==> v35 <==
==> flow/design.v <==
module Decoder (
input  wire [1:0] IN ,
output reg  [3:0] OUT
);
always @(*)
  begin
  OUT = 4'b0000 ;
    case (IN)
     2'b00 : OUT = 4'b0001 ;
     2'b01 : OUT = 4'b0010 ;          
     2'b10 : OUT = 4'b0100 ;     
     2'b11 : OUT = 4'b1000 ;     
   endcase
 end 
 endmodule
module ARITHMATIC_UNIT
  #(parameter IN_DATA_WIDTH= 16,
              OUT_DATA_WIDTH=16
  )
  (
  input wire      [IN_DATA_WIDTH-1:0]        A,
  input wire      [IN_DATA_WIDTH-1:0]        B,
  input wire      [1:0]                      ALU_FUN,
  input wire                                 Clk,
  input wire                                 RST,
  input wire                                 Arithmaitc_Enable,
  output reg     [OUT_DATA_WIDTH-1:0]       Arith_out,
  output reg                                Arith_Flag,
  output reg                                Carry_out
  );
   reg     [OUT_DATA_WIDTH-1:0]       Arith_out_signal;
   reg     [1:0]                      Arith_Flag_signal;
   wire                              Carry_out_signal;
always@(posedge Clk or negedge RST)
begin
  if(!RST)
    begin
      Arith_out<=0;
      Arith_Flag<=0;
      Carry_out<=0;
    end
  else 
    begin
     Arith_out<=Arith_out_signal;
     Arith_Flag<=Arith_Flag_signal;
     Carry_out<=Carry_out_signal;
    end
end
always@(*)
begin
  Arith_out_signal=16'b0;
  Arith_Flag_signal=1'b0;
  if(Arithmaitc_Enable)
    begin
      case(ALU_FUN)
        2'b00:begin
          Arith_out_signal=A+B;
            Arith_Flag_signal=1'b1;
        end
        2'b01:begin
          Arith_out_signal=A-B;
            Arith_Flag_signal=1'b1;
        end
        2'b10:begin
          Arith_out_signal=A*B;
            Arith_Flag_signal=1'b1;
        end
        2'b11:begin
          Arith_out_signal=(B==0)?32'h0000FFFF:A/B;
            Arith_Flag_signal=1'b1;
        end   
    endcase
    end
    else
      begin
        Arith_out_signal=16'b0;
        Arith_Flag_signal=1'b0;
      end
end
assign  Carry_out_signal= Arith_out_signal[IN_DATA_WIDTH];
endmodule
module LOGIC_UNIT
   #(parameter IN_DATA_WIDTH= 16,
              OUT_DATA_WIDTH=16
  )
  (
  input wire      [IN_DATA_WIDTH-1:0]        A,
  input wire      [IN_DATA_WIDTH-1:0]        B,
  input wire      [1:0]                      ALU_FUN,
  input wire                                 Clk,
  input wire                                 RST,
  input wire                                 LOGIC_Enable,
  output reg     [OUT_DATA_WIDTH-1:0]        LOGICAL_out,
  output reg                                 LOGICAL_Flag
  );
  reg [OUT_DATA_WIDTH-1:0]        LOGICAL_out_signal;
  reg                             LOGICAL_Flag_siganl;
  always@(posedge Clk or negedge RST)
  begin
    if(!RST)
      begin
      LOGICAL_out<=16'b0;
      LOGICAL_Flag<=1'b0;
      end
    else
      begin
      LOGICAL_out<=LOGICAL_out_signal;
      LOGICAL_Flag<=LOGICAL_Flag_siganl;
      end
  end
  always@(*)
  begin
    LOGICAL_Flag_siganl=1'b0;
    LOGICAL_out_signal=16'b0;
    if(LOGIC_Enable)
      begin
        case(ALU_FUN)
           2'b00 : begin
              LOGICAL_out_signal = A & B ;
              LOGICAL_Flag_siganl = 1'b1 ;              
		      end
          2'b01 : begin
              LOGICAL_out_signal = A | B ;
              LOGICAL_Flag_siganl = 1'b1 ;           
		      end
         2'b10 : begin
              LOGICAL_out_signal = ~(A & B) ;
              LOGICAL_Flag_siganl = 1'b1 ;           
		      end
         2'b11 : begin
              LOGICAL_out_signal = ~(A | B) ;
              LOGICAL_Flag_siganl = 1'b1 ;           
		      end
		    endcase
		   end
		   else
		     begin
		        LOGICAL_Flag_siganl=1'b0;
            LOGICAL_out_signal=16'b0;
		       end
		end
		endmodule
module SHIFT_UNIT  
   #(parameter IN_DATA_WIDTH= 16,
              OUT_DATA_WIDTH=16
  )
  (
  input wire      [IN_DATA_WIDTH-1:0]        A,
  input wire      [IN_DATA_WIDTH-1:0]        B,
  input wire      [1:0]                      ALU_FUN,
  input wire                                 Clk,
  input wire                                 RST,
  input wire                                 SHIFT_Enable,
  output reg     [OUT_DATA_WIDTH-1:0]        SHIFT_OUT,
  output reg                                 SHIFT_FLAG
  );
  reg [OUT_DATA_WIDTH-1:0]        SHIFT_OUT_SIGNAL;
  reg                             SHIFT_FLAG_SIGNAL;
  always@(posedge Clk or negedge RST)
  begin
    if(!RST)
      begin
        SHIFT_OUT<=16'b0;
        SHIFT_FLAG<=1'b0;
      end
    else
      begin
      SHIFT_OUT<=SHIFT_OUT_SIGNAL;
      SHIFT_FLAG<=SHIFT_FLAG_SIGNAL;
      end
  end
  always@(*)
  begin 
    SHIFT_OUT_SIGNAL = 1'b0 ;
    SHIFT_FLAG_SIGNAL = 1'b0 ;
	if(SHIFT_Enable)
      case (ALU_FUN)
      2'b00 : begin
              SHIFT_OUT_SIGNAL = A >> 1  ;
              SHIFT_FLAG_SIGNAL = 1'b1 ;              
		      end
      2'b01 : begin
              SHIFT_OUT_SIGNAL = A << 1 ;
              SHIFT_FLAG_SIGNAL = 1'b1 ;           
		      end
      2'b10 : begin
              SHIFT_OUT_SIGNAL = B >> 1 ;
              SHIFT_FLAG_SIGNAL = 1'b1 ;           
		      end
      2'b11 : begin
              SHIFT_OUT_SIGNAL = B << 1 ;
              SHIFT_FLAG_SIGNAL = 1'b1 ;           
		      end
      endcase
	else
	 begin
      SHIFT_OUT_SIGNAL = 1'b0 ;
      SHIFT_FLAG_SIGNAL = 1'b0 ;
     end
 end
 endmodule
module CMP_UNIT 
  #(parameter IN_DATA_WIDTH= 16,
              OUT_DATA_WIDTH=16
  )
    (
  input wire      [IN_DATA_WIDTH-1:0]        A,
  input wire      [IN_DATA_WIDTH-1:0]        B,
  input wire      [1:0]                      ALU_FUN,
  input wire                                 Clk,
  input wire                                 RST,
  input wire                                 CMP_Enable,
  output reg     [OUT_DATA_WIDTH-1:0]        CMP_out,
  output reg                                 CMP_Flag
  );
  reg [OUT_DATA_WIDTH-1:0]        CMP_out_signal;
  reg                             CMP_Flag_siganl;
  always@(posedge Clk or negedge RST)
  begin
    if(!RST)
      begin
        CMP_out<=16'b0;
        CMP_Flag<=1'b0; 
      end
    else
      begin
      CMP_out<=CMP_out_signal;
      CMP_Flag<=CMP_Flag_siganl;
      end
  end
  always@(*)
  begin
    CMP_Flag_siganl=1'b0;
    CMP_out_signal=16'b0;
    if(CMP_Enable)
      begin
        case(ALU_FUN)
           2'b00 : begin
              CMP_out_signal = 16'b0  ;
              CMP_Flag_siganl = 1'b1 ;              
		               end
           2'b01 : begin
              CMP_Flag_siganl = 1'b1 ;  
              if (A==B)
                CMP_out_signal = 16'b1;
              else
                CMP_out_signal = 16'b0;			  
		               end
          2'b10 : begin
              CMP_Flag_siganl = 1'b1 ;  
              if (A>B)
                CMP_out_signal = 16'b10;
              else
                CMP_out_signal = 16'b0;			  
		              end
          2'b11 : begin
              CMP_Flag_siganl = 1'b1 ; 
              if (A<B)
                CMP_out_signal = 16'b11;
              else
                CMP_out_signal = 16'b0;			  
		              end
		         endcase
		     end
		   else
		     begin
		        CMP_Flag_siganl=1'b0;
            CMP_out_signal=16'b0;
		       end
		end
		endmodule
module ALU_TOP 
  #(parameter INDATA_WIDTH=16,
              Arithmatic_width=INDATA_WIDTH+INDATA_WIDTH,
              Logic_Width= INDATA_WIDTH,
              Shift_Width=INDATA_WIDTH,
              CMP_Width=3
  )
(
input wire [INDATA_WIDTH-1:0]           A,
input wire [INDATA_WIDTH-1:0]           B,
input wire [3:0]                        ALU_FUN,
input wire                              CLK,
input wire                              RST,
output wire [Arithmatic_width-1:0]      Arith_OUT,
output wire [Logic_Width-1:0]           Logic_OUT,
output wire [Shift_Width-1:0]           Shift_OUT,
output wire [CMP_Width-1:0]             CMP_OUT,
output wire                             Arith_FLAG,
output wire                             Carry_OUT,
output wire                             Logic_FLAG,
output wire                             Shift_FLAG,
output wire                             CMP_FLAG
);
wire                  Arith_enable ;
wire                  Logic_enable ;
wire                  Shift_enable ;
wire                  CMP_enable ;
Decoder mapping_Decoder(
.IN(ALU_FUN[3:2]),
.OUT({Shift_enable,CMP_enable,Logic_enable,Arith_enable})
);
ARITHMATIC_UNIT #(.IN_DATA_WIDTH(INDATA_WIDTH),.OUT_DATA_WIDTH(Arithmatic_width))mapping_Arith
(
.A(A),
.B(B),
.ALU_FUN(ALU_FUN[1:0]),
.Clk(CLK),
.RST(RST),
.Arithmaitc_Enable(Arith_enable),
.Arith_out(Arith_OUT),
.Arith_Flag(Arith_FLAG),
.Carry_out(Carry_OUT)
);
LOGIC_UNIT #(.IN_DATA_WIDTH(INDATA_WIDTH),.OUT_DATA_WIDTH(Logic_Width))mapping_Logic
(
.A(A),
.B(B),
.ALU_FUN(ALU_FUN[1:0]),
.Clk(CLK),
.RST(RST),
.LOGIC_Enable(Logic_enable),
.LOGICAL_out(Logic_OUT),
.LOGICAL_Flag(Logic_FLAG)
);
SHIFT_UNIT  #(.IN_DATA_WIDTH(INDATA_WIDTH),.OUT_DATA_WIDTH(Shift_Width))mapping_Shift
(
.A(A),
.B(B),
.ALU_FUN(ALU_FUN[1:0]),
.Clk(CLK),
.RST(RST),
.SHIFT_Enable(Shift_enable),
.SHIFT_OUT(Shift_OUT),
.SHIFT_FLAG(Shift_FLAG)
);
CMP_UNIT #(.IN_DATA_WIDTH(INDATA_WIDTH),.OUT_DATA_WIDTH(CMP_Width))mapping_Cmp
(
.A(A),
.B(B),
.ALU_FUN(ALU_FUN[1:0]),
.Clk(CLK),
.RST(RST),
.CMP_Enable(CMP_enable),
.CMP_out(CMP_OUT),
.CMP_Flag(CMP_FLAG)
);
endmodule
==> flow/run.sh <==
#!/bin/bash
# the make line also repeats each setting of config.mk as NAME=value (left out here)
make -C /OpenROAD-flow-scripts/flow DESIGN_CONFIG=/design/flow/config.mk WORK_HOME=/design/flow/orfs CLKGATE_MAP_FILE= finish
==> flow/config.mk <==
export PLATFORM = sky130hd
export DESIGN_NAME = ALU_TOP
export DESIGN_NICKNAME = ALU_TOP
export VERILOG_FILES = /design/flow/design.v
export SDC_FILE = /design/flow/constraint.sdc
export NUM_CORES = 4
export LEC_CHECK = 0
export ABC_AREA = 1
export CAP_MARGIN = 10
export CELL_PAD_IN_SITES_GLOBAL_PLACEMENT = 2
export CORE_ASPECT_RATIO = 1.5
export CORE_MARGIN = 2
export CORE_UTILIZATION = 18
export CTS_CLUSTER_DIAMETER = 92
export GPL_ROUTABILITY_DRIVEN = 0
export GPL_TIMING_DRIVEN = 1
export HOLD_SLACK_MARGIN = 0.26
export MIN_ROUTING_LAYER = met2
export SETUP_SLACK_MARGIN = -2.0
export SLEW_MARGIN = 10
export TNS_END_PERCENT = 70
==> flow/constraint.sdc <==
create_clock -name core_clock -period 137.0 [get_ports {CLK}]
set_input_delay 27.4000 -clock core_clock [delete_from_list [all_inputs] [get_ports {CLK}]]
set_output_delay 27.4000 -clock core_clock [all_outputs]
set_load 0.01 [all_outputs]
==> v28 (differences from v35) <==
Settings changed: GPL_ROUTABILITY_DRIVEN 0 to 1, GPL_TIMING_DRIVEN 1 to 0, MAX_ROUTING_LAYER set to met4.
==> v11 (differences from v35) <==
Settings changed: ABC_AREA 1 to 0, CORE_ASPECT_RATIO 1.5 to unset, CTS_CLUSTER_DIAMETER 92 to 343, HOLD_SLACK_MARGIN 0.26 to unset, SLEW_MARGIN 10 to 20.
==> v16 (differences from v35) <==
Settings changed: ABC_AREA 1 to unset, CAP_MARGIN 10 to 0, CELL_PAD_IN_SITES_GLOBAL_PLACEMENT 2 to unset, CORE_ASPECT_RATIO 1.5 to unset, CORE_UTILIZATION 18 to 69, CTS_CLUSTER_DIAMETER 92 to 340, GPL_ROUTABILITY_DRIVEN 0 to unset, GPL_TIMING_DRIVEN 1 to unset, HOLD_SLACK_MARGIN 0.26 to unset, MAX_ROUTING_LAYER set to met4, MIN_ROUTING_LAYER met2 to unset, SETUP_SLACK_MARGIN -2.0 to unset, SLEW_MARGIN 10 to 20, TNS_END_PERCENT 70 to unset.
==> flow/constraint.sdc (replaced) <==
create_clock -name core_clock -period 99.9 [get_ports {CLK}]
set_input_delay 19.9800 -clock core_clock [delete_from_list [all_inputs] [get_ports {CLK}]]
set_output_delay 19.9800 -clock core_clock [all_outputs]
set_load 0.01 [all_outputs]
==> qor summary <==
metric                                                                v11             v35                            v28                         v16
Run status                                                 finished clean  finished clean     complete, but fails checks  complete, but fails checks
Violated checks                                                         -               -  capacitance limit, slew limit                setup timing
Non-Filler Instances                                                 7182            8302                           8434                        5769
Critical Path Stages                                                  429             650                            682                         435
Data arrival time of the worst path                             130.20 ns       125.26 ns                      126.62 ns                   102.78 ns
Post-CTS setup buffer count                                             0               0                              0                          59
Hold Slack                                                       26.88 ns        26.90 ns                       26.88 ns                    19.53 ns
Tool warnings                                                          62              61                             61                          65
Worst path max stage delay                                        0.70 ns         0.70 ns                        0.59 ns                     0.60 ns
Met2 routing resource usage after global routing                   0.2690          0.2841                         0.3010                      0.7208
Count of inverters not on the clock network in the layout             342            1015                           1015                         342
Unique cell type count in the Yosys netlist                           119              76                             76                         119
Number of max-slew violations in the final report                       0               0                              8                           0
Antenna violations before repair                                        3               3                              5                           9
Max Used Layer                                                       met5            met5                           met4                        met4
Post-DR wirelength/cell                                          20.36 um        18.15 um                       18.86 um                    23.40 um
Post-route clock period utilization                                0.9482          0.9126                         0.9226                       1.026
